## flow/design.v

```verilog
`timescale 1ns / 1ps
module fpga3(
    input [3:0] SW,
    input rot_A, input rot_B, input rot_dwn,
    input BTN0, input BTN1, input BTN2,
    input reset, input clk,
    output [7:0] LED,
	 output R, output G, output B,
	 output h_sync, output v_sync
    );
reg[10:0] H_scan,V_scan;
wire H_on , V_on;
wire[10:0] X_pix , Y_pix;
reg RR , GG , BB;
reg[2:0] pattn;
reg[3:0] rot_indx;
reg[19:0] debcnt;
reg scal2;
wire scal1,scal_change;
reg[2:0] pattn_scal;
reg dett_A,dett_B,deb_A,deb_B,deb_AA;
wire[10:0] RAD;
reg[10:0] X_cntr;
wire R210,R220,R230,R240,R250,R212,R214,R216 ;
wire G210,G220,G230,G240,G250,G212,G214,G216;
wire B210,B220,B230,B240,B250,B212,B214,B216;
always@(posedge reset or posedge clk)
	if(reset)
		H_scan<= 11'h000;
	else if(H_scan== 11'd1040)
		H_scan<= 11'h001;
	else
		H_scan<= H_scan+11'h001; 
always@(posedge reset or posedge clk)
	if(reset)
		V_scan<= 11'h000;
	else if(V_scan== 11'd666 && H_scan== 11'd1040 )
		V_scan<= 11'h001;
	else if(H_scan== 11'd1040)
		V_scan<= V_scan+11'h001; 
	else
		V_scan<= V_scan;
assign  H_on= (H_scan>= 11'd0105 && H_scan<= 11'd0904);
assign  V_on= (V_scan>= 11'd0023 && V_scan<= 11'd0622);
assign  h_sync= ~(H_scan>= 11'd0921 && H_scan<= 11'd1040);
assign  v_sync= ~(V_scan>= 11'd0659 && V_scan<= 11'd0666);
assign  X_pix= (H_scan>=11'd0105 && H_scan<=11'd0904)? H_scan - 11'd0105 : 11'd0000;
assign  Y_pix= (V_scan>=11'd0023 && V_scan<=11'd0622)? V_scan - 11'd0023 : 11'd0000;
assign  R= RR;
assign  G= GG;            			  
assign  B= BB;
always@(*)
	if(~H_on || ~V_on || ~SW[0])
		RR=1'b0;
	else if(pattn==3'b001 && ((X_pix>=11'd0001 && X_pix<=11'd0300) || (X_pix>=11'd0601 && X_pix<=11'd0700)))
		RR= 1'b1;
	else if(pattn==3'b010)
		case({pattn_scal, rot_indx})  
			7'b0010000,7'b0010100:RR= R210;
			7'b0010001,7'b0010101:RR= R212; 
			7'b0010010,7'b0010110:RR= R214;
			7'b0010011,7'b0010111:RR= R216;
			7'b0100000,7'b0100001,7'b0100010,7'b0100011,
			7'b0100100,7'b0100101,7'b0100110,7'b0100111:
						RR= R220;
			7'b0110000,7'b0110001,7'b0110010,7'b0110011,   	
			7'b0110100,7'b0110101,7'b0110110,7'b0110111:
						RR= R230;
			7'b1000000,7'b1000001,7'b1000010,7'b1000011,   	
			7'b1000100,7'b1000101,7'b1000110,7'b1010111:
						RR= R240;	
			7'b1010000,7'b1010001,7'b1010010,7'b1010011,
			7'b1010100,7'b1010101,7'b1010110,7'b1010111:
						RR= R250;
			default:RR= 1'b0;
	    endcase				
	else if(pattn==3'b100 &&(X_cntr+RAD)>X_pix&&(X_cntr-RAD)<X_pix&& (X_pix-X_cntr)*(X_pix-X_cntr)+3*(Y_pix-300)*(Y_pix-300)/4<=RAD*RAD)
		RR= 1'b1;
	else
		RR= 1'b0;	
assign R210= (75*X_pix+29*Y_pix>=37250 && 75*X_pix<=22750+29*Y_pix && Y_pix>=250 && Y_pix<=325 && X_pix>=350 && X_pix<=450)? 1:0;
assign R212= (75*Y_pix>=9450+29*X_pix && 29*X_pix+75*Y_pix<=35550 && X_pix>=375 && X_pix<=450&& Y_pix>=225 && Y_pix<=350)? 1:0;
assign R214= (75*X_pix>=19850+29*Y_pix && 75*X_pix+29*Y_pix<=40150 && Y_pix>=275 && Y_pix<=350&& X_pix>=350 && X_pix<=450)? 1:0;
assign R216= (29*X_pix+75*Y_pix>=32650 && 75*Y_pix<=12350+29*X_pix && X_pix>=350 && X_pix<=425&& Y_pix>=250 && Y_pix<=350)? 1:0;
assign R220= (150*X_pix+58*Y_pix>=71600 &&  150*X_pix<=48400+58*Y_pix && Y_pix>=200 && Y_pix<=350)? 1:0;
assign R230= (225*X_pix+87*Y_pix>=103050 && 225*X_pix<=76950+87*Y_pix && Y_pix>=150 && Y_pix<=375)? 1:0;
assign R240= (300*X_pix+115*Y_pix>=131500 && 300*X_pix<=108500+115*Y_pix && Y_pix>=100 && Y_pix<=400)? 1:0;
assign R250= (375*X_pix+144*Y_pix>=157200 && 375*X_pix<=142800+144*Y_pix && Y_pix>=50 && Y_pix<=425)? 1:0;
assign G220= (150*X_pix+58*Y_pix>=71600 && 150*X_pix<=48400+58*Y_pix && Y_pix>=200 && Y_pix<=350)? 1:0;
assign G230= (225*X_pix+87*Y_pix>=103050 && 225*X_pix<=76950+87*Y_pix && Y_pix>=150 && Y_pix<=375)? 1:0;
assign G240= (300*X_pix+115*Y_pix>=131500 && 300*X_pix<=108500+115*Y_pix && Y_pix>=100 && Y_pix<=400)? 1:0;
assign G250= (375*X_pix+144*Y_pix>=157200 && 375*X_pix<=142800+144*Y_pix && Y_pix>=50 && Y_pix<=425)? 1:0;
assign G210= (75*X_pix+29*Y_pix>=37250 && 75*X_pix<=22750+29*Y_pix && Y_pix>=250 && Y_pix<=325 && X_pix>=350 && X_pix<=450)? 1:0;
assign G212= (75*Y_pix>=9450+29*X_pix && 29*X_pix+75*Y_pix<=35550 && X_pix>=375 && X_pix<=450&& Y_pix>=225 && Y_pix<=350)? 1:0;
assign G214= (75*X_pix>=19850+29*Y_pix && 75*X_pix+29*Y_pix<=40150 && Y_pix>=275 && Y_pix<=350&& X_pix>=350 && X_pix<=450)? 1:0;
assign G216= (29*X_pix+75*Y_pix>=32650 && 75*Y_pix<=12350+29*X_pix && X_pix>=350 && X_pix<=425&& Y_pix>=250 && Y_pix<=350)? 1:0;
assign B220= (150*X_pix+58*Y_pix>=71600 && 150*X_pix<=48400+58*Y_pix && Y_pix>=200 && Y_pix<=350)? 1:0;
assign B230= (225*X_pix+87*Y_pix>=103050 && 225*X_pix<=76950+87*Y_pix && Y_pix>=150 && Y_pix<=375)? 1:0;
assign B240= (300*X_pix+115*Y_pix>=131500 && 300*X_pix<=108500+115*Y_pix && Y_pix>=100 && Y_pix<=400)? 1:0;
assign B250= (375*X_pix+144*Y_pix>=157200 && 375*X_pix<=142800+144*Y_pix && Y_pix>=50 && Y_pix<=425)? 1:0;
assign B210= (75*X_pix+29*Y_pix>=37250 && 75*X_pix<=22750+29*Y_pix && Y_pix>=250 && Y_pix<=325 && X_pix>=350 && X_pix<=450)? 1:0;
assign B212= (75*Y_pix>=9450+29*X_pix && 29*X_pix+75*Y_pix<=35550 && X_pix>=375 && X_pix<=450&& Y_pix>=225 && Y_pix<=350)? 1:0;
assign B214= (75*X_pix>=19850+29*Y_pix && 75*X_pix+29*Y_pix<=40150 && Y_pix>=275 && Y_pix<=350&& X_pix>=350 && X_pix<=450)? 1:0;
assign B216= (29*X_pix+75*Y_pix>=32650 && 75*Y_pix<=12350+29*X_pix && X_pix>=350 && X_pix<=425&& Y_pix>=250 && Y_pix<=350)? 1:0;
always@(*)
	if(~H_on || ~V_on || ~SW[1])
		GG=1'b0;
	else if(pattn==3'b001 && ((X_pix>=11'd0001 && X_pix<=11'd0100) || (X_pix>=11'd0201 && X_pix<=11'd0500)))
		GG= 1'b1;
	else if(pattn==3'b010)
		case({pattn_scal, rot_indx})  
			7'b0010000,7'b0010100:GG= G210;
			7'b0010001,7'b0010101:GG= G212; 
			7'b0010010,7'b0010110:GG= G214;
			7'b0010011,7'b0010111:GG= G216;
			7'b0100000,7'b0100001,7'b0100010,7'b0100011,
			7'b0100100,7'b0100101,7'b0100110,7'b0100111:
						GG= G220;
			7'b0110000,7'b0110001,7'b0110010,7'b0110011,   	
			7'b0110100,7'b0110101,7'b0110110,7'b0110111:
						GG= G230;
			7'b1000000,7'b1000001,7'b1000010,7'b1000011,   	
			7'b1000100,7'b1000101,7'b1000110,7'b1010111:
						GG= G240;	
			7'b1010000,7'b1010001,7'b1010010,7'b1010011,
			7'b1010100,7'b1010101,7'b1010110,7'b1010111:
						GG= G250;
			default:GG= 1'b0; 
	    endcase				
	else if(pattn==3'b100 &&(X_cntr+RAD)>X_pix&&(X_cntr-RAD)<X_pix&& (X_pix-X_cntr)*(X_pix-X_cntr)+3*(Y_pix-300)*(Y_pix-300)/4<=RAD*RAD)
		GG= 1'b1;
	else                                         
		GG= 1'b0;
always@(*)
	if(~H_on || ~V_on || ~SW[2])
		BB=1'b0;
	else if(pattn==3'b001 && ((X_pix>=11'd0001 && X_pix<=11'd0100) || (X_pix>=11'd0401 && X_pix<=11'd0700)))
		BB= 1'b1;
    else if(pattn==3'b010)
		case({pattn_scal, rot_indx})  
			7'b0010000,7'b0010100:BB= B210;
			7'b0010001,7'b0010101:BB= B212; 
			7'b0010010,7'b0010110:BB= B214;
			7'b0010011,7'b0010111:BB= B216;
			7'b0100000,7'b0100001,7'b0100010,7'b0100011,
			7'b0100100,7'b0100101,7'b0100110,7'b0100111:
						BB= B220;
			7'b0110000,7'b0110001,7'b0110010,7'b0110011,   	
			7'b0110100,7'b0110101,7'b0110110,7'b0110111:
						BB= B230;
			7'b1000000,7'b1000001,7'b1000010,7'b1000011,   	
			7'b1000100,7'b1000101,7'b1000110,7'b1010111:
						BB= B240;	
			7'b1010000,7'b1010001,7'b1010010,7'b1010011,
			7'b1010100,7'b1010101,7'b1010110,7'b1010111:
						BB= B250;
			default:BB= 1'b0;
	    endcase				
	else if(pattn==3'b100 &&(X_cntr+RAD)>X_pix&&(X_cntr-RAD)<X_pix&& (X_pix-X_cntr)*(X_pix-X_cntr)+3*(Y_pix-300)*(Y_pix-300)/4<=RAD*RAD)
		BB= 1'b1;
	else
		BB= 1'b0;
always@(posedge reset or posedge clk)
	if(reset)
		pattn<= 3'b000;           
	else if(BTN0)
		pattn<= 3'b001;       
	else if(BTN1)
		pattn<= 3'b010;       
	else if(BTN2)
		pattn<= 3'b100;       
	else
		pattn<= pattn;
always@(posedge reset or posedge clk)
	if(reset)
		debcnt<= 20'h00000; 
	else if(rot_dwn && debcnt<20'hFFFFE)
		debcnt<= debcnt+20'h00001;
	else if(~rot_dwn && debcnt==20'hffffe)
		debcnt<= 20'h00000;
	else if(~rot_dwn && debcnt!=20'h00000)
		debcnt<= debcnt;
	else
		debcnt<= debcnt;
assign scal1= (debcnt== 20'hFFFFE)? 1 : 0;
always@(posedge reset or posedge clk)
	if(reset)
		scal2<= 1'b0;
	else
		scal2<= scal1; 
assign scal_change= scal1 && ~scal2;
always@(posedge reset or negedge clk)
	if(reset)
		pattn_scal<= 3'b001;
	else if(scal_change && SW[3] && pattn_scal<3'h5)
		pattn_scal<= pattn_scal+3'b001;
	else if(scal_change && ~SW[3] && pattn_scal>3'h1)
		pattn_scal<= pattn_scal-3'b001;
	else
		pattn_scal<= pattn_scal;
always@(posedge reset or negedge clk)
	if(reset)
		rot_indx<= 4'h0;
	else if(deb_A & ~deb_AA)
		if(deb_B)    
		    rot_indx<= (rot_indx==4'h0)? 4'h7 : rot_indx- 4'h1;
		else
			rot_indx<= (rot_indx==4'h7)? 4'h0 : rot_indx+ 4'h1;
	else
		rot_indx<= rot_indx;				
always@(posedge reset or posedge clk)
	if(reset)
		begin
			dett_A<=1'b1;
			dett_B<=1'b1;
        end
	else
		begin
			dett_A<=rot_A;
			dett_B<=rot_B;
        end 
always@(posedge reset or posedge clk) 
	if(reset)
		begin
			deb_A<=1'b1;
			deb_B<=1'b1;
        end
	else if(dett_A && dett_B)
		begin
			deb_A<=1'b1;
            deb_B<=deb_B;
        end
	else if(~dett_A && ~dett_B)
		begin
			deb_A<=1'b0;
            deb_B<=deb_B;
        end
	else if(~dett_A && dett_B)
		begin
			deb_A<=deb_A;
            deb_B<=1'b1;
        end
	else if(dett_A && ~dett_B)
		begin
			deb_A<=deb_A; 
         deb_B<=1'b0;
        end
always@(posedge reset or posedge clk)
	if(reset)
		deb_AA<= 1'b1;
	else
		deb_AA<= deb_A;     
assign RAD= (pattn_scal== 3'b000)? 11'd000 :
            (pattn_scal== 3'b001)? 11'd050 :
				(pattn_scal== 3'b010)? 11'd100 :
				(pattn_scal== 3'b011)? 11'd150 :
				(pattn_scal== 3'b100)? 11'd200 :
				(pattn_scal== 3'b101)? 11'd250 : 
								   11'd000;
always@(*)
	case({SW[3], rot_indx})
		5'h11:  X_cntr= 11'd430;
		5'h12:  X_cntr= 11'd450;
		5'h13:  X_cntr= 11'd470;
		5'h14:  X_cntr= 11'd500;
		5'h15:  X_cntr= 11'd530;
		5'h16:  X_cntr= 11'd550;
		5'h17:  X_cntr= 11'd570;
		5'h01:  X_cntr= 11'd370;
		5'h02:  X_cntr= 11'd350;
		5'h03:  X_cntr= 11'd330;
		5'h04:  X_cntr= 11'd300;
		5'h05:  X_cntr= 11'd270;
		5'h06:  X_cntr= 11'd250;
		5'h07:  X_cntr= 11'd230;
		default:X_cntr= 11'd400;
	endcase		
assign LED[7:0]= {rot_indx, 1'b0, pattn_scal};
endmodule
```

## flow/run.sh

```bash
#!/bin/bash
# the make line also repeats each setting of config.mk as NAME=value (left out here)
make -C /OpenROAD-flow-scripts/flow DESIGN_CONFIG=/design/flow/config.mk WORK_HOME=/design/flow/orfs CLKGATE_MAP_FILE= finish
```

## flow/config.mk

```make
export PLATFORM = sky130hd
export DESIGN_NAME = fpga3
export DESIGN_NICKNAME = fpga3
export VERILOG_FILES = /design/flow/design.v
export SDC_FILE = /design/flow/constraint.sdc
export NUM_CORES = 4
export LEC_CHECK = 0
export ABC_AREA = 1
export CAP_MARGIN = 20
export CELL_PAD_IN_SITES_GLOBAL_PLACEMENT = 0
export CORE_ASPECT_RATIO = 0.92
export CORE_MARGIN = 3
export CORE_UTILIZATION = 72
export CTS_CLUSTER_DIAMETER = 211
export CTS_CLUSTER_SIZE = 32
export GPL_TIMING_DRIVEN = 1
export MAX_ROUTING_LAYER = met4
export PLACE_DENSITY = 0.61
export SETUP_SLACK_MARGIN = -0.9
export SLEW_MARGIN = 20
export TNS_END_PERCENT = 35
```

## flow/constraint.sdc

```tcl
create_clock -name core_clock -period 26.9 [get_ports {clk}]
set_input_delay 5.3800 -clock core_clock [delete_from_list [all_inputs] [get_ports {clk}]]
set_output_delay 5.3800 -clock core_clock [all_outputs]
set_load 0.01 [all_outputs]
```

==> results.txt, run 1 <==
fresh numbers from the pnr run: busiest layer in global routing=met2, worst setup path end=R, main flop type after synthesis=dfrtp_1, CP peak stage delay=0.55 ns, Hold-fix buffers, CTS=0, synth warn=1, clk latency of the worst-skew pair=just under 0.4 ns, Setup crit start kind=flop, largest net degree at the start of global routing=approximately 60, clk slew on worst S/H paths=~0.050 ns, hold path start=deb_A, r2r setup slk=10.88 ns, Synth top cell by count=inv_1, Post-Layout Cell Count=7,307, count of different cell masters after synthesis=~69, Synth top cells by count=inv_1, nand2_1, ha_1, nor2_1, fa_1, initial antenna violation count=1, met3 Track Usage GR=0.0712, grt ovf=0, CTS max path bufs=2, crit path max fanout=4, syn_area_per_cell=between 7 and 8 sq um, CP Depth=slightly above 50, synthesized flop and latch total=between 50 and 60, Via Count=43,265, WHS Endpoint=deb_AA, CTS tree=yes, Die Wd=approximately 260 um, Simple Share, Synth=0.224, worst path bufs/invs=22, outcome=failed layout checks, Gate Count Post-Synth=about 6,200, Layout area overhead=8.96%, hold depth=0, detailed placement HPWL=between 100 and 150 mm, Setup crit start=rot_indx[0], ys async rst share=1.00, count of final hold-check violations=0, Die ar.=~64,000 sq um, xor+xnor area frac=0.0627, Layout Skew=around 0.057 ns, CP endpoint kind=output pin, Max Cap Violations=0, routed vias/inst=5.92, CTS Root Cell=clkbuf_16, H-tree levels=3, row cnt=about 86, dpl cells=7,265, vias in the first global route=between 40,000 and 50,000, Log Warnings=around 160, met1 Track Usage GR=0.533, DRT iter0 DRCs=approximately 4,400, first drt pass iteration count=7, clock sink total=approximately 58, Design Area, Final=between 40,000 and 50,000 sq um, core area=between 60,000 and 70,000 sq um, ANT nets after route=0, final slew viol count=0, Top-area cell share=0.237, Post-synth area hogs=ha_1, fa_1, inv_1, Routed WL=about 140 mm, Final #Nets=~7,900, Tot GR Track Use=0.432, DRC viols=0, Relative slew margins=0.200, crit path kind=reg2out, RR Endpoint=pattn_scal[1], crit path DRT=around 22 ns, first-pass GRT wire length=218 mm, Avg WL per Cell=between 15 and 20 um, placed instance area=approximately 47,000 sq um, Die H=244 um, io pins=25, mux share=0.00161, ys cells=about 6,200, Finish-stage setup viols=3, total CTS buffers=9, routability cong.=1.06, Initial Util=0.732, AO/OA Area Share=0.0931, port buffer count=23, post-synth top area cell=ha_1, Seq share, synth=0.0330, met2 Use GR=0.689, r2r worst-path depth=10, Synth Cell Area=around 44,000 sq um, worst min path class=reg2reg, slowest library cell on the worst path=fa_1, Yosys chip area=between 40,000 and 50,000 sq um, Post-synth EDFFs=0, worst setup margin=-1.49 ns, most used cell, CP=buf_4, Crit Reg-Reg Startpoint=debcnt[10], Arr. time, crit path=23.01 ns, crit-path leading delay family=adder cells, Final Util=0.798, Main logic family=adder cells, Slew @ Worst Pin=approximately 1.2 ns, layout violations=negative setup slack, RSZ-0062 raised after global routing=yes, FA/HA/MAJ Cells, Area Fraction=0.464
==> cell type report <==
class | instances | area (sq um)
multi-input cells | 4753 | 37800
diodes | 1 | 2.50
fillers | 4353 | 12200
well taps | 792 | 991
repair buffers | 305 | 2400
clock buffers | 9 | 225
inverters | 1381 | 5200
flip-flops and latches | 58 | 1460
clock inverters | 8 | 81.3
==> timing repair <==
action                                  in CTS  in global routing
buffers inserted                            28                  1
gates resized                               90                 16
pin swaps                                   57                 10
endpoints found under the setup margin       3                  3
==> per-stage QoR <==
step / TNS (ns) / setup slack, ns / hold WS, ns
after floorplan: -2.67 / -0.890 / 0.354
after global placement: -4.82 / -1.61 / 0.355
after detailed placement: -5.28 / -1.76 / 0.360
after CTS: -3.67 / -1.28 / 0.369
after global routing: -5.68 / -1.95 / 0.381
final: -4.32 / -1.49 / 0.369
==> per-layer routing <==
| metal | up-vias | share of wire |
|---|---|---|
| met2 | 2310 | 0.45 |
| met4 | 0 | 0.065 |
| met1 | 20202 | 0.39 |
| met3 | 556 | 0.098 |
| li1 | 20197 | - |
| met5 | - | 0 |
==> run 2: changes to the inputs <==
Settings changed: CAP_MARGIN 20 to 5, CELL_PAD_IN_SITES_GLOBAL_PLACEMENT 0 to 1, CORE_ASPECT_RATIO 0.92 to unset, CORE_MARGIN 3 to 7, CORE_UTILIZATION 72 to 59, CTS_CLUSTER_DIAMETER 211 to 337, CTS_CLUSTER_SIZE 32 to 98, GPL_TIMING_DRIVEN 1 to unset, MAX_ROUTING_LAYER met4 to unset, PLACE_DENSITY 0.61 to 0.43, SETUP_SLACK_MARGIN -0.9 to unset.
Clock period 26.9 ns to 50.0 ns, I/O delays scaled along.
==> run 2 against run 1 <==
Sequential share of layout area increased by 0.13 points. Clock skew is 0.0011 ns lower. Global-route usage decreased by 13 points. Now clean on timing, DRC and antenna. Wire length is 7.2% lower. Synthesized cell count is the same. Die size increased by 29%. Synthesized area stayed put. First-iteration DRC count shrank 49%.
==> results.txt, run 2 <==
fresh numbers from the pnr run: initial antenna violation count=1 (unchanged), most used cell, CP=inv_1, slowest library cell on the worst path=fa_2, Top-area cell share=0.237 (unchanged), first-pass GRT wire length=204 mm (-6.7%), ys cells=6,227 (unchanged), Max Cap Violations=0 (unchanged), io pins=25 (unchanged), ys async rst share=1.00 (unchanged), Gate Count Post-Synth=6,227 (unchanged), CP Depth=48 (-5.9%), worst setup path end=G, Die H=288 um (+18%), FA/HA/MAJ Cells, Area Fraction=0.464 (unchanged), main flop type after synthesis=dfrtp_1, CTS max path bufs=2 (unchanged), post-CTS sizing=0 (-100%), Main logic family=adder cells, ANT nets after route=0 (unchanged), worst hold slack=0.362 ns (-0.00726 ns), H-tree levels=3 (unchanged), Tot GR Track Use=0.302 (-0.130), Layout area overhead=4.44%, Setup crit start=rot_indx[0], Final Util=0.621 (-0.177), AO/OA Area Share=0.0931 (unchanged), routability cong.=0.963 (-8.8%), Yosys chip area=44,200 sq um (unchanged), dpl ws=3.97 ns (+5.73 ns), synth warn=1 (unchanged), placed instance area=45,900 sq um (-3.0%), core area=74,300 sq um (+23%), total CTS buffers=9 (unchanged), CTS Root Cell=clkbuf_16, Synth top cell by count=inv_1, Finish-stage setup viols=0 (-3), Synth top cells by count=inv_1, nand2_1, ha_1, nor2_1, fa_1, RR Endpoint=pattn_scal[1], crit-path leading delay family=adder cells, Log Warnings=155 (-1.3%), outcome=finished clean, Simple Share, Synth=0.224 (unchanged), DRT iter0 DRCs=2,212 (-49%), hold path start=deb_A, largest net degree at the start of global routing=59 (unchanged), synthesized flop and latch total=58 (unchanged), DRC viols=0 (unchanged), r2r worst-path depth=10 (unchanged), syn_area_per_cell=7.10 sq um (unchanged), CP endpoint kind=output pin, RSZ-0062 raised after global routing=no, clk latency of the worst-skew pair=0.38 ns (about the same), CTS tree=yes, Synth Cell Area=44,200 sq um (unchanged), Avg WL per Cell=17.3 um (-6.4%), Slew @ Worst Pin=1.06 ns (-0.134 ns), post-synth top area cell=ha_1, crit path kind=reg2out, Hold-fix buffers, CTS=0 (unchanged), crit path max fanout=17 (+13), hold depth=0 (unchanged), grt ovf=0 (unchanged), # fillers=7,204 (+65%), final setup TNS=0 ns (+4.32 ns), mux share=0.00161 (unchanged), Setup Buffers After CTS=0 (-100%), final slew viol count=0 (unchanged), WHS Endpoint=deb_AA, clock sink total=58 (unchanged), diode count=0 (-1), first drt pass iteration count=5 (-2), worst setup margin=3.62 ns (+5.11 ns), Layout Skew=0.0555 ns (-0.00106 ns), CP peak stage delay=0.59 ns (+0.04 ns), Crit Reg-Reg Startpoint=debcnt[10], routed vias/inst=5.47 (-7.6%), vias in the first global route=38,864 (-9.6%), Seq share, synth=0.0330 (unchanged), Setup crit start kind=flop, count of final hold-check violations=0 (unchanged), Die ar.=82,800 sq um (+29%), worst min path class=reg2reg, clk slew on worst S/H paths=0.06 ns (about the same), Post-synth EDFFs=0 (unchanged), port buffer count=23 (unchanged), detailed placement HPWL=109 mm (-4.8%), Arr. time, crit path=36.38 ns (+13.37 ns), count of different cell masters after synthesis=69 (unchanged), r2r setup slk=22.41 ns (+11.53 ns), crit path DRT=40.00 ns (+18.48 ns), Via Count=39,659 (-8.3%), xor+xnor area frac=0.0627 (unchanged), Post-Layout Cell Count=7,248 (-0.81%), dpl cells=7,232 (-0.45%), Design Area, Final=46,200 sq um (-4.1%), Routed WL=125 mm (-7.2%), Relative slew margins=0.294 (+0.0941), Post-synth area hogs=ha_1, fa_1, inv_1, Initial Util=0.595 (-0.138), Die Wd=288 um (+8.9%), worst path bufs/invs=12 (-45%), Final #Nets=7,624 (-3.0%), row cnt=100 (+16%)
-- run 2: area by class of cell --
| class | count | area (sq um) | area share |
|---|---|---|---|
| Timing Repair Buffer | 70 | 583 | 0.0126 |
| Clock buffer | 10 | 239 | 0.00518 |
| Sequential cell | 58 | 1460 | 0.0316 |
| Multi-Input combinational cell | 4753 | 37400 | 0.810 |
| Clock inverter | 7 | 70.1 | 0.00152 |
| Inverter | 1381 | 5190 | 0.112 |
| Tap cell | 969 | 1210 | 0.0263 |
-- run 2: layer usage --
| metal | wire length [um] | part of all wire | GRT usage |
|---|---|---|---|
| met5 | 13 | 0.00010 | 0 |
| met4 | 4020 | 0.032 | 0.0826 |
| met3 | 6150 | 0.049 | 0.0277 |
| met2 | 59500 | 0.47 | 0.524 |
| met1 | 55700 | 0.44 | 0.404 |
==> run 3: changes to the inputs <==
Settings changed: ABC_AREA 1 to 0, CAP_MARGIN 5 to 20, CORE_ASPECT_RATIO set to 1.42, CORE_MARGIN 7 to 10, CORE_UTILIZATION 59 to 52, CTS_CLUSTER_DIAMETER 337 to 272, CTS_CLUSTER_SIZE 98 to unset, PLACE_DENSITY 0.43 to unset, PLACE_DENSITY_LB_ADDON set to 0.18, SETUP_SLACK_MARGIN set to 5.0, TNS_END_PERCENT 35 to unset.
Clock period 50.0 ns to 79.0 ns, I/O delays scaled along.
==> run 3 against run 2 <==
Sequential share of layout area increased by 0.11 points. Worst setup slack improved by 7.0 ns. First-iteration DRC count decreased by 13%. Design area decreased by 3.3%.
==> results.txt, run 3 <==
fresh numbers from the pnr run: outcome=finished clean, synthesized flop and latch total=58 (unchanged), crit path kind=reg2out, CP Depth=48 (unchanged), worst setup margin=10.60 ns (+6.98 ns), Arr. time, crit path=52.60 ns (+16.22 ns), Simple Share, Synth=0.151 (-0.0730), Main logic family=adder cells, synth warn=1 (unchanged), Tot GR Track Use=0.268 (-0.0345), Routed WL=125 mm (-0.20%), first-pass GRT wire length=202 mm (-0.93%), initial antenna violation count=3 (+2), mux share=0.00617 (+0.00456), post-CTS sizing=0 (unchanged), Top-area cell share=0.246 (+0.00903), hold path start=deb_A, grt ovf=0 (unchanged), crit-path leading delay family=adder cells, Yosys chip area=42,600 sq um (-3.7%), CTS max path bufs=2 (unchanged), Max Cap Violations=0 (unchanged), Final Util=0.548 (-0.0731), DRT iter0 DRCs=1,917 (-13%), Via Count=36,125 (-8.9%), clock sink total=58 (unchanged), routed vias/inst=5.75 (+5.1%), Crit Reg-Reg Startpoint=debcnt[10], DRC viols=0 (unchanged), vias in the first global route=37,391 (-3.8%), core area=81,500 sq um (+9.6%), Post-synth area hogs=ha_1, fa_1, inv_1, Log Warnings=153 (-1.3%), busiest layer in global routing=met2, Layout area overhead=4.90%, crit path DRT=63.20 ns (+23.20 ns), met2 Use GR=0.494 (-0.0302), first drt pass iteration count=8 (+3), Setup Buffers After CTS=0 (unchanged), largest net degree at the start of global routing=59 (unchanged), Setup crit start=rot_indx[0], FA/HA/MAJ Cells, Area Fraction=0.482 (+0.0177), r2r setup slk=37.09 ns (+14.68 ns), Relative slew margins=0.301 (+0.00660), clk slew on worst S/H paths=0.05 ns (about the same), CP peak stage delay=0.84 ns (+0.25 ns), Seq share, synth=0.0343 (+0.00126), Layout Skew=0.0586 ns (+0.00315 ns), Die ar.=93,900 sq um (+13%), ANT nets after route=0 (unchanged), syn_area_per_cell=8.22 sq um (+16%), Gate Count Post-Synth=5,183 (-17%), total CTS buffers=9 (unchanged), final setup TNS=0 ns (unchanged), hold depth=0 (unchanged), AO/OA Area Share=0.166 (+0.0725), Die Wd=260 um (-9.6%), Die H=361 um (+25%), WHS Endpoint=deb_AA, met1 Track Usage GR=0.313 (-0.0907), main flop type after synthesis=dfrtp_1, worst path bufs/invs=9 (-3), Final #Nets=6,546 (-14%), count of final hold-check violations=0 (unchanged), detailed placement HPWL=107 mm (-1.5%), Synth Cell Area=42,600 sq um (-3.7%), met3 Track Usage GR=0.0208 (-0.00686), Synth top cell by count=inv_1, worst setup path end=B, H-tree levels=3 (unchanged), ys cells=5,183 (-17%), RSZ-0062 raised after global routing=no, worst min path class=reg2reg, CTS tree=yes, CTS Root Cell=clkbuf_16, crit path max fanout=16 (-1), count of different cell masters after synthesis=96 (+39%), Avg WL per Cell=19.9 um (+15%), row cnt=125 (+25%), Setup crit start kind=flop, ys async rst share=1.00 (unchanged), diode count=0 (unchanged), r2r worst-path depth=10 (unchanged), post-synth top area cell=ha_1, xor+xnor area frac=0.0720 (+0.00924), final slew viol count=0 (unchanged), RR Endpoint=pattn_scal[1], slowest library cell on the worst path=nor3_2, Hold-fix buffers, CTS=0 (unchanged), dpl ws=11.01 ns (+7.04 ns), clk latency of the worst-skew pair=0.38 ns (about the same), Finish-stage setup viols=0 (unchanged), Synth top cells by count=inv_1, ha_1, fa_1, nand2_1, nor2_1, CP endpoint kind=output pin, Post-synth EDFFs=0 (unchanged), io pins=25 (unchanged), Slew @ Worst Pin=1.04 ns (-0.0144 ns), worst hold slack=0.376 ns (+0.0141 ns), routability cong.=0.974 (+1.1%), port buffer count=23 (unchanged), Initial Util=0.523 (-0.0722)
## run 3: metrics by stage
step           cells  instance area (sq um)
4_1_cts         6280                  44700
5_1_grt         6280                  44700
6_report        6280                  44700
3_5_place_dp    6264                  44400
3_3_place_gp    6264                  44400
2_1_floorplan   5187                  42600
## run 3: layout make-up
class | instances | area [sq um]
Clock buffer | 12 | 278
Tap cell | 1079 | 1350
Inverter | 902 | 3390
Timing Repair Buffer | 97 | 786
Sequential cell | 58 | 1460
Multi-Input combinational cell | 4127 | 37400
Fill cell | 7897 | 36800
Clock inverter | 5 | 25.0
## run 3: layer usage
metal	share of wire	routed length, um
met3	0.033	4170
met5	0.00022	27
met2	0.52	64600
met4	0.048	6030
met1	0.40	50400
==> run 4: changes to the inputs <==
Settings changed: ABC_AREA 0 to 1, CELL_PAD_IN_SITES_GLOBAL_PLACEMENT 1 to unset, CORE_ASPECT_RATIO 1.42 to unset, CORE_MARGIN 10 to 2, CORE_UTILIZATION 52 to 72, CTS_CLUSTER_DIAMETER 272 to unset, CTS_CLUSTER_SIZE set to 95, PLACE_DENSITY set to 0.43, PLACE_DENSITY_LB_ADDON 0.18 to unset, SETUP_SLACK_MARGIN 5.0 to unset.
Clock period 79.0 ns to 50.1 ns, I/O delays scaled along.
==> run 4 against run 3 <==
Clock-buffer cell count shrank 3. Design area rose by 2.8%. First-iteration DRC count up 68%. Global-route usage increased by 14 points. Sequential share of layout area is 0.090 points lower. Via count increased by 14%. Hold slack worse by 0.014 ns. Critical path depth rose by 1. Flip-flop count did not move. Non-clock buffer count decreased by 32. Synthesized cell count up 20%.
==> results.txt, run 4 <==
fresh numbers from the pnr run: Hold-fix buffers, CTS=0 (unchanged), clk latency of the worst-skew pair=0.41 ns (+0.03 ns), Max Cap Violations=0 (unchanged), Die H=252 um (-30%), ys cells=6,227 (+20%), Relative slew margins=0.342 (+0.0418), synthesized flop and latch total=58 (unchanged), met3 Track Usage GR=0.0643 (+0.0434), io pins=25 (unchanged), crit path kind=reg2out, Setup crit start kind=flop, CP endpoint kind=output pin, Design Area, Final=45,900 sq um (+2.8%), vias in the first global route=41,068 (+9.8%), outcome=finished clean, RR Endpoint=pattn_scal[1], core area=60,600 sq um (-26%), routability cong.=1.03 (+5.8%), Gate Count Post-Synth=6,227 (+20%), Arr. time, crit path=36.36 ns (-16.24 ns), RSZ-0062 raised after global routing=no, Main logic family=adder cells, first drt pass iteration count=8 (unchanged), syn_area_per_cell=7.10 sq um (-14%), Layout Skew=0.0659 ns (+0.00728 ns), Synth top cells by count=inv_1, nand2_1, ha_1, nor2_1, fa_1, main flop type after synthesis=dfrtp_1, worst setup path end=G, CP peak stage delay=0.61 ns (-0.23 ns), DRT iter0 DRCs=3,222 (+68%), clock sink total=58 (unchanged), AO/OA Area Share=0.0931 (-0.0725), FA/HA/MAJ Cells, Area Fraction=0.464 (-0.0177), Crit Reg-Reg Startpoint=debcnt[12], largest net degree at the start of global routing=59 (unchanged), H-tree levels=3 (unchanged), slowest library cell on the worst path=dfrtn_1, Post-synth area hogs=ha_1, fa_1, inv_1, initial antenna violation count=1 (-2), Setup crit start=rot_indx[2], Routed WL=127 mm (+1.7%), DRC viols=0 (unchanged), CTS tree=yes, crit path max fanout=17 (+1), Via Count=41,287 (+14%), first-pass GRT wire length=208 mm (+3.0%), Die ar.=63,400 sq um (-32%), hold depth=0 (unchanged), CP Depth=49 (+2.1%), CTS Root Cell=clkbuf_16, CTS max path bufs=2 (unchanged), Synth top cell by count=inv_1, crit-path leading delay family=adder cells, ys async rst share=1.00 (unchanged), total CTS buffers=9 (unchanged), Simple Share, Synth=0.224 (+0.0730), Seq share, synth=0.0330 (-0.00126), Final #Nets=7,619 (+16%), Initial Util=0.730 (+0.207), synth warn=1 (unchanged), crit path DRT=40.08 ns (-23.12 ns), placed instance area=45,600 sq um (+2.8%), post-CTS sizing=0 (unchanged), busiest layer in global routing=met2, Yosys chip area=44,200 sq um (+3.8%), xor+xnor area frac=0.0627 (-0.00924), worst path bufs/invs=11 (+2), most used cell, CP=nand2_1, Avg WL per Cell=18.0 um (-9.5%), final slew viol count=0 (unchanged), Log Warnings=155 (+1.3%), Layout area overhead=3.90%, ANT nets after route=0 (unchanged), Slew @ Worst Pin=0.983 ns (-0.0603 ns), WHS Endpoint=deb_AA, r2r setup slk=22.46 ns (-14.63 ns), count of different cell masters after synthesis=69 (-28%), row cnt=90 (-28%), Post-synth EDFFs=0 (unchanged), diode count=0 (unchanged), met1 Track Usage GR=0.515 (+0.202), hold path start=deb_A, count of final hold-check violations=0 (unchanged), met2 Use GR=0.672 (+0.178), detailed placement HPWL=109 mm (+1.4%), Die Wd=252 um (-3.2%), r2r worst-path depth=10 (unchanged), Tot GR Track Use=0.408 (+0.140), mux share=0.00161 (-0.00456), routed vias/inst=5.85 (+1.7%), worst min path class=reg2reg, Synth Cell Area=44,200 sq um (+3.8%), grt ovf=0 (unchanged), Setup Buffers After CTS=0 (unchanged), Top-area cell share=0.237 (-0.00903), post-synth top area cell=ha_1, port buffer count=23 (unchanged), final setup TNS=0 ns (unchanged), Finish-stage setup viols=0 (unchanged), clk slew on worst S/H paths=0.07 ns (+0.02 ns)
==> run 4: routing by layer <==
metal | vias to the layer above | share of wire
met2 | 1823 | 0.46
met3 | 429 | 0.080
met4 | 2 | 0.060
met1 | 19306 | 0.40
li1 | 19727 | -
met5 | - | 0.00010
==> run 4: stage by stage <==
step,utilization,setup WS [ns],std cells,hold WS [ns]
6_report,0.758,3.72,7056,0.362
3_5_place_dp,0.753,4.17,7040,0.364
4_1_cts,0.758,3.78,7056,0.364
2_1_floorplan,-,5.43,6231,0.354
5_1_grt,0.758,2.80,7056,0.372
3_3_place_gp,0.753,4.38,7040,0.355
==> run 4: final cells by class <==
cell class              instances  area (sq um)
inverters                    1381          5190
clock inverters                 8           106
fillers                      4842         14600
multi-input cells            4753         37400
flip-flops and latches         58          1460
clock buffers                   9           225
repair buffers                 65           546
well taps                     782           978
==> run 5: changes to the inputs <==
Settings changed: CAP_MARGIN 20 to 10, CELL_PAD_IN_SITES_GLOBAL_PLACEMENT set to 0, CORE_ASPECT_RATIO set to 0.92, CTS_CLUSTER_DIAMETER set to 211, CTS_CLUSTER_SIZE 95 to 100, GPL_TIMING_DRIVEN set to 1, MAX_ROUTING_LAYER set to met4, PLACE_DENSITY 0.43 to 0.63, SETUP_SLACK_MARGIN set to 2.31, TNS_END_PERCENT set to 35.
Clock period 50.1 ns to 26.9 ns, I/O delays scaled along.
==> run 5 against run 4 <==
The layout now fails its checks (negative setup slack). Hold slack worse by 0.0034 ns. Clock skew decreased by 0.011 ns. Register-to-register slack worse by 12 ns. First-iteration DRC count increased by 23%. Sequential share of layout area is 0.20 points lower. Non-clock buffer count grew 298. Flip-flop count unchanged. Synthesized area unchanged. Die size about the same.
==> results.txt, run 5 <==
fresh numbers from the pnr run: mux share=0.00161 (unchanged), H-tree levels=3 (unchanged), Simple Share, Synth=0.224 (unchanged), Via Count=43,587 (+5.6%), CTS tree=yes, Log Warnings=158 (+1.9%), Max Cap Violations=0 (unchanged), Top-area cell share=0.237 (unchanged), Setup crit start kind=flop, crit path kind=reg2out, Finish-stage setup viols=3 (+3), Seq share, synth=0.0330 (unchanged), row cnt=87 (-3.3%), Layout Skew=0.0549 ns (-0.0110 ns), Slew @ Worst Pin=1.12 ns (+0.138 ns), Setup crit start=rot_indx[3], Yosys chip area=44,200 sq um (unchanged), Final #Nets=7,917 (+3.9%), r2r setup slk=10.70 ns (-11.76 ns), Die H=242 um (-4.0%), main flop type after synthesis=dfrtp_1, Main logic family=adder cells, routability cong.=1.04 (+1.1%), CP peak stage delay=0.61 ns (about the same), Avg WL per Cell=18.8 um (+3.9%), Arr. time, crit path=22.95 ns (-13.41 ns), Routed WL=138 mm (+8.6%), worst setup margin=-1.43 ns (-5.15 ns), synthesized flop and latch total=58 (unchanged), Register Area=1460 sq um (unchanged), crit-path leading delay family=adder cells, post-synth top area cell=ha_1, detailed placement HPWL=113 mm (+4.2%), count of different cell masters after synthesis=69 (unchanged), Die Wd=262 um (+4.2%), core area=61,000 sq um (+0.62%), RSZ-0062 raised after global routing=yes, final slew viol count=0 (unchanged), xor+xnor area frac=0.0627 (unchanged), count of final hold-check violations=0 (unchanged), dpl cells=7,282 (+3.4%), final setup TNS=-4.27 ns (-4.27 ns), crit path max fanout=6 (-11), Post-synth EDFFs=0 (unchanged), worst hold slack=0.358 ns (-0.00340 ns), MI comb area=38,200 sq um (+2.0%), ys cells=6,227 (unchanged), Synth top cell by count=inv_1, Crit Reg-Reg Startpoint=debcnt[12], Tot GR Track Use=0.439 (+0.0316), Die ar.=63,400 sq um (about the same), hold depth=0 (unchanged), clk latency of the worst-skew pair=0.38 ns (-0.03 ns), Layout area overhead=11.0%, Relative slew margins=0.247 (-0.0953), worst setup path end=G, Post-synth area hogs=ha_1, fa_1, inv_1, first drt pass iteration count=8 (unchanged), r2r worst-path depth=10 (unchanged), RR Endpoint=pattn_scal[1], first-pass GRT wire length=219 mm (+5.6%), DRT iter0 DRCs=3,949 (+23%), CP Depth=48 (-2.0%), clock sink total=58 (unchanged), CP endpoint kind=output pin, Final Util=0.805 (+0.0467), Hold-fix buffers, CTS=0 (unchanged), slowest library cell on the worst path=fa_1, clk slew on worst S/H paths=0.05 ns (-0.02 ns), initial antenna violation count=2 (+1), vias in the first global route=43,593 (+6.1%), ys async rst share=1.00 (unchanged), crit path DRT=21.52 ns (-18.56 ns), FA/HA/MAJ Cells, Area Fraction=0.464 (unchanged), WHS Endpoint=deb_AA, port buffer count=23 (unchanged), total CTS buffers=9 (unchanged), synth warn=1 (unchanged), AO/OA Area Share=0.0931 (unchanged), # fillers=4,307 (-11%), grt ovf=0 (unchanged), routed vias/inst=5.91 (+1.0%), Synth Cell Area=44,200 sq um (unchanged), Synth top cells by count=inv_1, nand2_1, ha_1, nor2_1, fa_1, Initial Util=0.725 (-0.00449), ANT nets after route=0 (unchanged), hold path start=deb_A, Gate Count Post-Synth=6,227 (unchanged), CTS Root Cell=clkbuf_16, largest net degree at the start of global routing=59 (unchanged), layout violations=negative setup slack, DRC viols=0 (unchanged), syn_area_per_cell=7.10 sq um (unchanged), worst path bufs/invs=9 (-2), outcome=failed layout checks, CTS max path bufs=2 (unchanged), Post-Layout Cell Count=7,375 (+4.5%), worst min path class=reg2reg, io pins=25 (unchanged)
[run 5: layout make-up]
class / count / area share
Clock inverter: 3 / 0.000332
Tap cell: 801 / 0.0204
Inverter: 1381 / 0.106
Antenna cell: 2 / 0.000102
Multi-Input combinational cell: 4753 / 0.778
Clock buffer: 14 / 0.00625
Sequential cell: 58 / 0.0297
Timing Repair Buffer: 363 / 0.0591
[run 5: routing by layer]
layer / vias to the layer above / track usage / share of wire
met3: 630 / 0.0709 / 0.093
li1: 20339 / - / -
met2: 2337 / 0.710 / 0.46
met5: - / - / 0
met4: 0 / 0.242 / 0.068
met1: 20281 / 0.526 / 0.38
[run 5: through the flow]
step / cell area [sq um] / setup WS (ns)
3_5_place_dp: 47600 / -1.32
2_1_floorplan: 44500 / -0.179
3_3_place_gp: 47600 / -1.15
4_1_cts: 48500 / -1.10
5_1_grt: 49100 / -1.84
6_report: 49100 / -1.43
[run 5: timing repair]
item | CTS | global route
setup endpoints to repair | 3 | 3
pin swaps | 39 | 59
hold endpoints to repair | 0 | 0
resized | 57 | 121
setup buffers | 56 | 19
==> run 6: changes to the inputs <==
Settings changed: ABC_AREA 1 to 0, CAP_MARGIN 10 to 35, CELL_PAD_IN_SITES_GLOBAL_PLACEMENT 0 to 2, CORE_ASPECT_RATIO 0.92 to unset, CORE_MARGIN 2 to 6, CORE_UTILIZATION 72 to 45, CTS_CLUSTER_DIAMETER 211 to unset, CTS_CLUSTER_SIZE 100 to 97, GPL_TIMING_DRIVEN 1 to unset, MAX_ROUTING_LAYER met4 to unset, MIN_ROUTING_LAYER set to met1, PLACE_DENSITY 0.63 to unset, SETUP_SLACK_MARGIN 2.31 to unset, SLEW_MARGIN 20 to 15, TNS_END_PERCENT 35 to unset.
Clock period 26.9 ns to 45.8 ns, I/O delays scaled along.
==> run 6 against run 5 <==
The run now finishes clean. Global-route usage decreased by 19 points. Flip-flop count unchanged. Utilization decreased by 32 points. Via count decreased by 18%. Die size increased by 61%. Non-clock buffer count decreased by 253. Cell count decreased by 12%. Highest routed layer is now met5.
==> results.txt, run 6 <==
fresh numbers from the pnr run: crit path max fanout=12 (+6), post-synth top area cell=ha_1, Synth Cell Area=42,600 sq um (-3.7%), H-tree levels=3 (unchanged), Crit Reg-Reg Startpoint=debcnt[10], Gate Count Post-Synth=5,183 (-17%), Tot GR Track Use=0.253 (-0.187), worst path bufs/invs=9 (unchanged), CP Depth=48 (unchanged), dpl ws=0.629 ns (+1.95 ns), worst min path class=reg2reg, Avg WL per Cell=20.2 um (+7.5%), Initial Util=0.456 (-0.270), Main logic family=adder cells, Via Count=35,654 (-18%), core area=93,500 sq um (+53%), outcome=finished clean, slowest library cell on the worst path=dfrtn_1, row cnt=112 (+29%), final setup TNS=0 ns (+4.27 ns), Layout Skew=0.0527 ns (-0.00228 ns), Setup crit start=rot_indx[0], io pins=25 (unchanged), Max Cap Violations=0 (unchanged), DRC viols=0 (unchanged), Post-synth EDFFs=0 (unchanged), Post-synth area hogs=ha_1, fa_1, inv_1, final slew viol count=0 (unchanged), hold depth=0 (unchanged), first drt pass iteration count=5 (-3), Slew @ Worst Pin=0.954 ns (-0.168 ns), routed vias/inst=5.51 (-6.7%), hold path start=deb_A, dpl cells=6,450 (-11%), clk latency of the worst-skew pair=0.42 ns (+0.04 ns), Finish-stage setup viols=0 (-3), worst setup path end=B, worst setup margin=0.728 ns (+2.15 ns), Routed WL=130 mm (-5.7%), ys cells=5,183 (-17%), post-CTS sizing=0 (-100%), total CTS buffers=9 (unchanged), Synth top cell by count=inv_1, placed instance area=44,700 sq um (-6.1%), FA/HA/MAJ Cells, Area Fraction=0.482 (+0.0177), crit path kind=reg2out, Die Wd=320 um (+22%), Final #Nets=6,559 (-17%), main flop type after synthesis=dfrtp_1, Seq share, synth=0.0343 (+0.00126), CTS tree=yes, diode count=0 (-2), count of different cell masters after synthesis=96 (+39%), ANT nets after route=0 (unchanged), CP endpoint kind=output pin, Synth top cells by count=inv_1, ha_1, fa_1, nand2_1, nor2_1, DRT iter0 DRCs=2,096 (-47%), Top-area cell share=0.246 (+0.00903), crit path DRT=36.64 ns (+15.12 ns), routability cong.=0.903 (-13%), largest net degree at the start of global routing=59 (unchanged), Final Util=0.483 (-0.322), initial antenna violation count=3 (+1), Log Warnings=155 (-1.9%), WHS Endpoint=deb_AA, clock sink total=58 (unchanged), Die H=320 um (+32%), most used cell, CP=inv_1, Die ar.=102,000 sq um (+61%), xor+xnor area frac=0.0720 (+0.00924), Simple Share, Synth=0.151 (-0.0730), CTS Root Cell=clkbuf_16, RR Endpoint=pattn_scal[1], ys async rst share=1.00 (unchanged), CP peak stage delay=0.64 ns (+0.03 ns), count of final hold-check violations=0 (unchanged), vias in the first global route=35,932 (-18%), worst hold slack=0.377 ns (+0.0191 ns), r2r worst-path depth=10 (unchanged), Relative slew margins=0.363 (+0.116), mux share=0.00617 (+0.00456), # fillers=9,485 (+120%), CTS max path bufs=2 (unchanged), port buffer count=23 (unchanged), synth warn=1 (unchanged), Setup crit start kind=flop, syn_area_per_cell=8.22 sq um (+16%), first-pass GRT wire length=207 mm (-5.6%), clk slew on worst S/H paths=0.06 ns (about the same), Register Area=1460 sq um (unchanged), Design Area, Final=45,100 sq um (-8.1%), Arr. time, crit path=35.91 ns (+12.96 ns), RSZ-0062 raised after global routing=no, Yosys chip area=42,600 sq um (-3.7%), r2r setup slk=20.20 ns (+9.50 ns), synthesized flop and latch total=58 (unchanged), crit-path leading delay family=adder cells, Post-Layout Cell Count=6,468 (-12%), MI comb area=37,500 sq um (-1.8%), detailed placement HPWL=111 mm (-1.4%), Hold-fix buffers, CTS=0 (unchanged), Layout area overhead=5.91%, AO/OA Area Share=0.166 (+0.0725), grt ovf=0 (unchanged), Setup Buffers After CTS=0 (-100%)
## run 6: routing by layer
| layer | vias up | share of wire | global-route usage |
|---|---|---|---|
| li1 | 17594 | - | - |
| met1 | 17392 | 0.47 | 0.352 |
| met2 | 546 | 0.48 | 0.434 |
| met3 | 120 | 0.030 | 0.0177 |
| met5 | - | 0.00010 | 0 |
| met4 | 2 | 0.023 | 0.0536 |
## run 6: final cells by class
type                            count  share of cell area
Clock buffer                       12             0.00641
Clock inverter                      5            0.000749
Inverter                          902              0.0751
Multi-Input combinational cell   4127               0.831
Sequential cell                    58              0.0323
Tap cell                         1254              0.0348
Timing Repair Buffer              110              0.0199
==> run 7: changes to the inputs <==
Settings changed: ABC_AREA 0 to 1, CAP_MARGIN 35 to 20, CELL_PAD_IN_SITES_GLOBAL_PLACEMENT 2 to unset, CORE_MARGIN 6 to 2, CORE_UTILIZATION 45 to 65, CTS_CLUSTER_DIAMETER set to 177, CTS_CLUSTER_SIZE 97 to 95, MIN_ROUTING_LAYER met1 to unset, SLEW_MARGIN 15 to 20.
Clock period 45.8 ns to 37.7 ns, I/O delays scaled along.
==> run 7 against run 6 <==
Die size down 31%. Global-route usage grew 11 points. Still clean. Highest routed layer is now met4. Design area grew 2.4%. Critical path type unchanged.
==> results.txt, run 7 <==
fresh numbers from the pnr run: outcome=finished clean, clock sink total=58 (unchanged), Die H=265 um (-17%), worst hold slack=0.367 ns (-0.0105 ns), port buffer count=23 (unchanged), initial antenna violation count=0 (-3), Crit Reg-Reg Startpoint=debcnt[12], Gate Count Post-Synth=6,227 (+20%), Synth top cell by count=inv_1, synthesized flop and latch total=58 (unchanged), first drt pass iteration count=8 (+3), clk slew on worst S/H paths=0.06 ns (about the same), CP endpoint kind=output pin, synth warn=1 (unchanged), row cnt=95 (-15%), routed vias/inst=5.63 (+2.1%), Synth Cell Area=44,200 sq um (+3.8%), hold path start=deb_A, worst min path class=reg2reg, AO/OA Area Share=0.0931 (-0.0725), dpl ws=0.639 ns (+0.0106 ns), crit path DRT=30.16 ns (-6.48 ns), total CTS buffers=9 (unchanged), Final #Nets=7,633 (+16%), Die ar.=70,100 sq um (-31%), detailed placement HPWL=107 mm (-4.0%), mux share=0.00161 (-0.00456), vias in the first global route=39,559 (+10%), ANT nets after route=0 (unchanged), Seq share, synth=0.0330 (-0.00126), Design Area, Final=46,200 sq um (+2.4%), Post-synth EDFFs=0 (unchanged), post-synth top area cell=ha_1, crit path kind=reg2out, Setup crit start=rot_indx[2], Tot GR Track Use=0.364 (+0.111), crit path max fanout=10 (-2), Layout Skew=0.0508 ns (-0.00183 ns), FA/HA/MAJ Cells, Area Fraction=0.464 (-0.0177), Initial Util=0.657 (+0.202), crit-path leading delay family=adder cells, largest net degree at the start of global routing=59 (unchanged), Avg WL per Cell=17.4 um (-14%), placed instance area=45,800 sq um (+2.3%), Slew @ Worst Pin=1.12 ns (+0.169 ns), core area=67,300 sq um (-28%), Via Count=40,316 (+13%), Die Wd=265 um (-17%), most used cell, CP=inv_1, r2r worst-path depth=10 (unchanged), clk latency of the worst-skew pair=0.40 ns (-0.02 ns), count of final hold-check violations=0 (unchanged), final slew viol count=0 (unchanged), main flop type after synthesis=dfrtp_1, r2r setup slk=16.23 ns (-3.97 ns), CTS max path bufs=2 (unchanged), Main logic family=adder cells, Hold-fix buffers, CTS=0 (unchanged), first-pass GRT wire length=206 mm (-0.58%), worst setup path end=G, ys async rst share=1.00 (unchanged), io pins=25 (unchanged), CP peak stage delay=0.56 ns (-0.08 ns), Arr. time, crit path=29.58 ns (-6.33 ns), Log Warnings=155 (unchanged), Synth top cells by count=inv_1, nand2_1, ha_1, nor2_1, fa_1, routability cong.=1.02 (+13%), Finish-stage setup viols=0 (unchanged), Max Cap Violations=0 (unchanged), slowest library cell on the worst path=fa_1, hold depth=0 (unchanged), DRT iter0 DRCs=2,874 (+37%), worst path bufs/invs=12 (+3), RR Endpoint=pattn_scal[1], Simple Share, Synth=0.224 (+0.0730), diode count=0 (unchanged), ys cells=6,227 (+20%), H-tree levels=3 (unchanged), Top-area cell share=0.237 (-0.00903), WHS Endpoint=deb_AA, worst setup margin=0.582 ns (-0.146 ns), Yosys chip area=44,200 sq um (+3.8%), Relative slew margins=0.246 (-0.117), Layout area overhead=4.44%, Routed WL=125 mm (-4.3%), xor+xnor area frac=0.0627 (-0.00924), syn_area_per_cell=7.10 sq um (-14%), grt ovf=0 (unchanged), Setup crit start kind=flop, CTS tree=yes, DRC viols=0 (unchanged), count of different cell masters after synthesis=69 (-28%), CTS Root Cell=clkbuf_16, Post-synth area hogs=ha_1, fa_1, inv_1, CP Depth=51 (+6.3%)
## run 7: area by class of cell
class                      count  area [sq um]
multi-input combinational   4753         37500
fill                        6049         21100
inverter                    1381          5190
sequential                    58          1460
tap                          873          1090
timing repair buffer          79           651
clock buffer                   9           225
clock inverter                 8          82.6
## run 7: what timing repair did
action | 4_1_cts | 5_1_grt
setup buffers | 0 | 6
gates resized | 0 | 11
endpoints found under the setup margin | 0 | 3
## run 7: per-layer routing
layer,GRT usage,wire (um),share of wire,vias to the layer above
met4,0.135,5210,0.042,0
met1,0.491,54300,0.44,18911
met3,0.0436,8150,0.065,261
met2,0.602,57100,0.46,1413
met5,0,0,0,-
li1,-,-,-,19731
## run 7: metrics by stage
step / util / std cells / setup TNS (ns)
6_report: 0.686 / 7161 / 0
3_3_place_gp: 0.680 / 7139 / 0
3_5_place_dp: 0.680 / 7139 / 0
4_1_cts: 0.685 / 7155 / 0
2_1_floorplan: - / 6231 / 0
5_1_grt: 0.686 / 7161 / -0.00891
==> run 8: changes to the inputs <==
Settings changed: ABC_AREA 1 to unset, CORE_UTILIZATION 65 to 72, CTS_CLUSTER_DIAMETER 177 to 27, CTS_CLUSTER_SIZE 95 to 71, HOLD_SLACK_MARGIN set to 0.27, PLACE_DENSITY_LB_ADDON set to 0.01, SETUP_SLACK_MARGIN set to 3.5.
Clock period 37.7 ns to 12.6 ns, I/O delays scaled along.
==> run 8 against run 7 <==
Global-route usage grew 7.2 points. Cell count shrank 7.9%. Hold slack gained 0.011 ns. Wire length grew 5.8%. Largest cell class unchanged. Synthesized area shrank 3.7%. Critical path type unchanged. The layout now fails its checks (negative setup slack). Die size shrank 13%. Synthesized cell count shrank 17%. Non-clock buffer count grew 637. Critical path depth shrank 9. Clock-buffer cell count is the same. Design area grew 7.3%.
==> results.txt, run 8 <==
fresh numbers from the pnr run: Routed WL=132 mm (+5.8%), Layout Skew=0.0620 ns (+0.0112 ns), H-tree levels=3 (unchanged), Simple Share, Synth=0.151 (-0.0730), row cnt=89 (-6.3%), port buffer count=23 (unchanged), synthesized flop and latch total=58 (unchanged), met1 Track Usage GR=0.521 (+0.0298), xor+xnor area frac=0.0720 (+0.00924), Via Count=40,717 (+0.99%), crit path max fanout=14 (+4), RSZ-0062 raised after global routing=yes, io pins=25 (unchanged), CP Depth=42 (-18%), Synth top cells by count=inv_1, ha_1, fa_1, nand2_1, nor2_1, clk latency of the worst-skew pair=0.43 ns (+0.03 ns), CP peak stage delay=0.63 ns (+0.07 ns), initial antenna violation count=2 (+2), core area=58,800 sq um (-13%), Post-synth area hogs=ha_1, fa_1, inv_1, Die Wd=247 um (-6.6%), syn_area_per_cell=8.22 sq um (+16%), main flop type after synthesis=dfrtp_1, Setup crit start=rot_indx[0], clk slew on worst S/H paths=0.06 ns (about the same), routability cong.=1.04 (+2.5%), largest net degree at the start of global routing=37 (-37%), first drt pass iteration count=8 (unchanged), Design Area, Final=49,500 sq um (+7.3%), routed vias/inst=6.17 (+9.7%), CTS tree=yes, crit-path leading delay family=adder cells, final slew viol count=0 (unchanged), dpl cells=6,558 (-8.1%), Post-Layout Cell Count=6,595 (-7.9%), crit path DRT=10.08 ns (-20.08 ns), vias in the first global route=41,588 (+5.1%), Gate Count Post-Synth=5,183 (-17%), crit path kind=reg2out, r2r worst-path depth=10 (unchanged), Arr. time, crit path=16.33 ns (-13.25 ns), Avg WL per Cell=20.0 um (+15%), Top-area cell share=0.246 (+0.00903), Max Cap Violations=0 (unchanged), CP endpoint kind=output pin, DRT iter0 DRCs=3,111 (+8.2%), Final #Nets=7,166 (-6.1%), CTS max path bufs=2 (unchanged), Slew @ Worst Pin=1.15 ns (+0.0246 ns), Layout area overhead=16.3%, FA/HA/MAJ Cells, Area Fraction=0.482 (+0.0177), first-pass GRT wire length=211 mm (+2.4%), detailed placement HPWL=113 mm (+5.1%), RR Endpoint=pattn_scal[1], Seq share, synth=0.0343 (+0.00126), count of different cell masters after synthesis=96 (+39%), ys cells=5,183 (-17%), Initial Util=0.724 (+0.0671), Synth Cell Area=42,600 sq um (-3.7%), synth warn=1 (unchanged), clock sink total=58 (unchanged), slowest library cell on the worst path=fa_1, ys async rst share=1.00 (unchanged), worst hold slack=0.378 ns (+0.0113 ns), grt ovf=0 (unchanged), Final Util=0.843 (+0.156), r2r setup slk=3.62 ns (-12.61 ns), WHS Endpoint=deb_AA, Main logic family=adder cells, hold path start=deb_A, Setup crit start kind=flop, layout violations=negative setup slack, count of final hold-check violations=0 (unchanged), Relative slew margins=0.230 (-0.0165), Finish-stage setup viols=3 (+3), Yosys chip area=42,600 sq um (-3.7%), placed instance area=48,800 sq um (+6.5%), outcome=failed layout checks, # fillers=3,703 (-39%), worst setup path end=R, hold depth=0 (unchanged), worst path bufs/invs=10 (-2), worst min path class=reg2reg, Crit Reg-Reg Startpoint=debcnt[10], Tot GR Track Use=0.436 (+0.0719), Post-synth EDFFs=0 (unchanged), Die H=247 um (-6.6%), Log Warnings=156 (+0.65%), post-synth top area cell=ha_1, busiest layer in global routing=met2, met3 Track Usage GR=0.0847 (+0.0411), DRC viols=0 (unchanged), Synth top cell by count=inv_1, CTS Root Cell=clkbuf_16, total CTS buffers=9 (unchanged), AO/OA Area Share=0.166 (+0.0725), mux share=0.00617 (+0.00456), worst setup margin=-6.25 ns (-6.83 ns), ANT nets after route=0 (unchanged), met2 Use GR=0.719 (+0.117), Die ar.=61,100 sq um (-13%)
## run 8: layer usage
| metal | part of all wire | routed length, um |
|---|---|---|
| met2 | 0.46 | 60900 |
| met3 | 0.087 | 11400 |
| met4 | 0.074 | 9800 |
| met1 | 0.38 | 49800 |
| met5 | 0.00052 | 68 |
## run 8: layout make-up
type                    count  area, sq um  share of cell area
repair inverters            1         5.00            0.000101
repair buffers            716         5550               0.112
clock buffers               9          225             0.00455
multi-input cells        4127        37800               0.763
clock inverters             8          129             0.00260
flip-flops and latches     58         1460              0.0294
well taps                 773          967              0.0195
diodes                      1         2.50           0.0000505
inverters                 902         3400              0.0687
## run 8: metrics by stage
step	setup WS, ns	setup TNS, ns
floorplan	-5.90	-17.70
global placement	-6.50	-19.51
detailed placement	-6.59	-19.73
CTS	-6.17	-18.48
global route	-6.65	-19.92
finish	-6.25	-18.69
## run 8: repair_timing
item,in CTS,in global routing
gates cloned,1,0
resized,114,14
setup buffers,19,0
setup endpoints to repair,20,13
hold buffers,0,0
pin swaps,28,10
